==> flow/design.v (excerpt) <==
  module cfs_aligner#(
    parameter ALGN_DATA_WIDTH = 32,
    parameter FIFO_DEPTH      = 8,
    localparam int unsigned APB_ADDR_WIDTH    = 16,
    localparam int unsigned APB_DATA_WIDTH    = 32,
    localparam int unsigned ALGN_OFFSET_WIDTH = ALGN_DATA_WIDTH <= 8 ? 1 : $clog2(ALGN_DATA_WIDTH/8),
    localparam int unsigned ALGN_SIZE_WIDTH   = $clog2(ALGN_DATA_WIDTH/8)+1
  ) (
    input wire clk,
    input wire reset_n,
    input wire[APB_ADDR_WIDTH-1:0]    paddr,
    input wire                        pwrite,
    input wire                        psel,
    input wire                        penable,
    input wire[APB_DATA_WIDTH-1:0]    pwdata,
    output wire                       pready,
    output reg[APB_DATA_WIDTH-1:0]    prdata,
    output reg                        pslverr,
    input                             md_rx_valid,
    input[ALGN_DATA_WIDTH-1:0]        md_rx_data,
    input[ALGN_OFFSET_WIDTH-1:0]      md_rx_offset,
    input[ALGN_SIZE_WIDTH-1:0]        md_rx_size,
    output reg                        md_rx_ready,
    output reg                        md_rx_err,
    output reg                        md_tx_valid,
    output reg[ALGN_DATA_WIDTH-1:0]   md_tx_data,
    output reg[ALGN_OFFSET_WIDTH-1:0] md_tx_offset,
    output reg[ALGN_SIZE_WIDTH-1:0]   md_tx_size,
    input                             md_tx_ready,
    input                             md_tx_err,
    output reg                        irq
  );
    localparam int unsigned STATUS_CNT_DROP_WIDTH = 8;
    cfs_aligner_core#(
      .APB_ADDR_WIDTH( APB_ADDR_WIDTH),
      .ALGN_DATA_WIDTH(ALGN_DATA_WIDTH),
      .FIFO_DEPTH(     FIFO_DEPTH),
      .CDC_RX_TO_REG(  0),
      .CDC_REG_TO_TX(  0)) core (
      .pclk        (clk),
  ...
Size: roughly 3,500 cells after synthesis.
clock: 5.68 ns
lec_check: 0
abc_area: 1
cap_margin: 20
core_margin: 2
core_utilization: 72
max_routing_layer: met4
place_density: 0.64
slew_margin: 5
run.sh (not shown) runs the stock make flow with config.mk's settings and CLKGATE_MAP_FILE=.
Rerun with:
CORE_UTILIZATION = 68   (was 72)
MAX_ROUTING_LAYER = default   (was met4)
PLACE_DENSITY = default   (was 0.64)
SETUP_SLACK_MARGIN = 1.33   (was default)
What happened: The new run completed with no timing, DRC or antenna violations. Sequential cell count does not change. Cell area rises by 5.0%. Via count falls by 1.1%. Wire length rises by 0.56%. Maximum frequency rises by 13%.

========
## job 2106
Starting RTL as in the previous note.
clock: 6.78 ns
lec_check: 0
cap_margin: 10
core_aspect_ratio: 0.52
core_margin: 9
core_utilization: 64
cts_cluster_size: 57
max_routing_layer: met5
place_density_lb_addon: 0.02
setup_slack_margin: 0.49
slew_margin: 20
tns_end_percent: 75
For job 3424, these inputs were changed with respect to job 2106:
==> flow/config.mk <==
export PLATFORM = sky130hd
export DESIGN_NAME = cfs_aligner
export DESIGN_NICKNAME = cfs_aligner
export VERILOG_FILES = /design/flow/design.v
export SDC_FILE = /design/flow/constraint.sdc
export NUM_CORES = 4
export LEC_CHECK = 0
export CAP_MARGIN = 20
export CORE_MARGIN = 2
export CORE_UTILIZATION = 11
export SLEW_MARGIN = 20
==> flow/constraint.sdc <==
create_clock -name core_clock -period 11.8 [get_ports {clk}]
set_input_delay 2.3600 -clock core_clock [delete_from_list [all_inputs] [get_ports {clk}]]
set_output_delay 2.3600 -clock core_clock [all_outputs]
set_load 0.01 [all_outputs]
- Compared with job 2106, job 3424 shows combinational cell area excluding buffers and inverters that has gone down slightly.
- Job 3424 against job 2106: area after synthesis held, total of cells resized after clock tree synthesis went down 9.
- Delta (job 3424 minus job 2106): first-pass GRT wire length shows an increase of 2800 um, worst setup slack shows an increase of 1470 ps, floorplan core area shows an increase of 490%, fraction of met2 tracks used by global routing shows a reduction of 34 points.
- Job 3424 vs job 2106: share of final layout cell area taken by clock buffers and inverters up
- Job 3424 reports a lower count of plain and timing-repair buffers than job 2106 does.
- Comparing job 3424 and job 2106, the lower slew at the pin closest to its max-slew limit was measured on job 3424.
- Compared with job 2106, job 3424 shows a global-route usage that is 27 points lower.
> inputs changed (job 3424 -> job 1470)
-- flow/config.mk --
<<< job 3424, line 8
export CAP_MARGIN = 20
export CORE_MARGIN = 2
export CORE_UTILIZATION = 11
export SLEW_MARGIN = 20
>>> job 1470, line 8
export CAP_MARGIN = 20
export CORE_MARGIN = 2
export CORE_UTILIZATION = 40
export SLEW_MARGIN = 20
==> flow/constraint.sdc <==
create_clock -name core_clock -period 7.39 [get_ports {clk}]
set_input_delay 1.4780 -clock core_clock [delete_from_list [all_inputs] [get_ports {clk}]]
set_output_delay 1.4780 -clock core_clock [all_outputs]
set_load 0.01 [all_outputs]
## What came out
Delta (job 1470 minus job 3424): portion of the layout cell area used by clock cells grew by 0.48 points; number of instances in the synthesized netlist held steady.
Here is what was changed in the inputs of job 9561 compared with job 1470.
-- flow/config.mk --
<<< job 1470, line 8
export CAP_MARGIN = 20
export CORE_MARGIN = 2
export CORE_UTILIZATION = 40
export SLEW_MARGIN = 20
>>> job 9561, line 8
export CAP_MARGIN = 20
export CORE_MARGIN = 2
export CORE_UTILIZATION = 66
export CTS_CLUSTER_SIZE = 40
export SLEW_MARGIN = 20
==> flow/constraint.sdc <==
create_clock -name core_clock -period 5.84 [get_ports {clk}]
set_input_delay 1.1680 -clock core_clock [delete_from_list [all_inputs] [get_ports {clk}]]
set_output_delay 1.1680 -clock core_clock [all_outputs]
set_load 0.01 [all_outputs]
[summary]
- Every run (job 1470 and job 9561) finished clean.
- Per the comparison of job 9561 with job 1470, count of plain and timing-repair buffers in the layout up 19%, share of the clock period used by the worst path moved up, number of buffers added by the clock tree synthesis step dropped 5, met3 wire length increased 74%, worst reg2reg path depth now sits higher.
- Number of multi-input combinational cells in the layout: job 9561 vs job 1470 identical
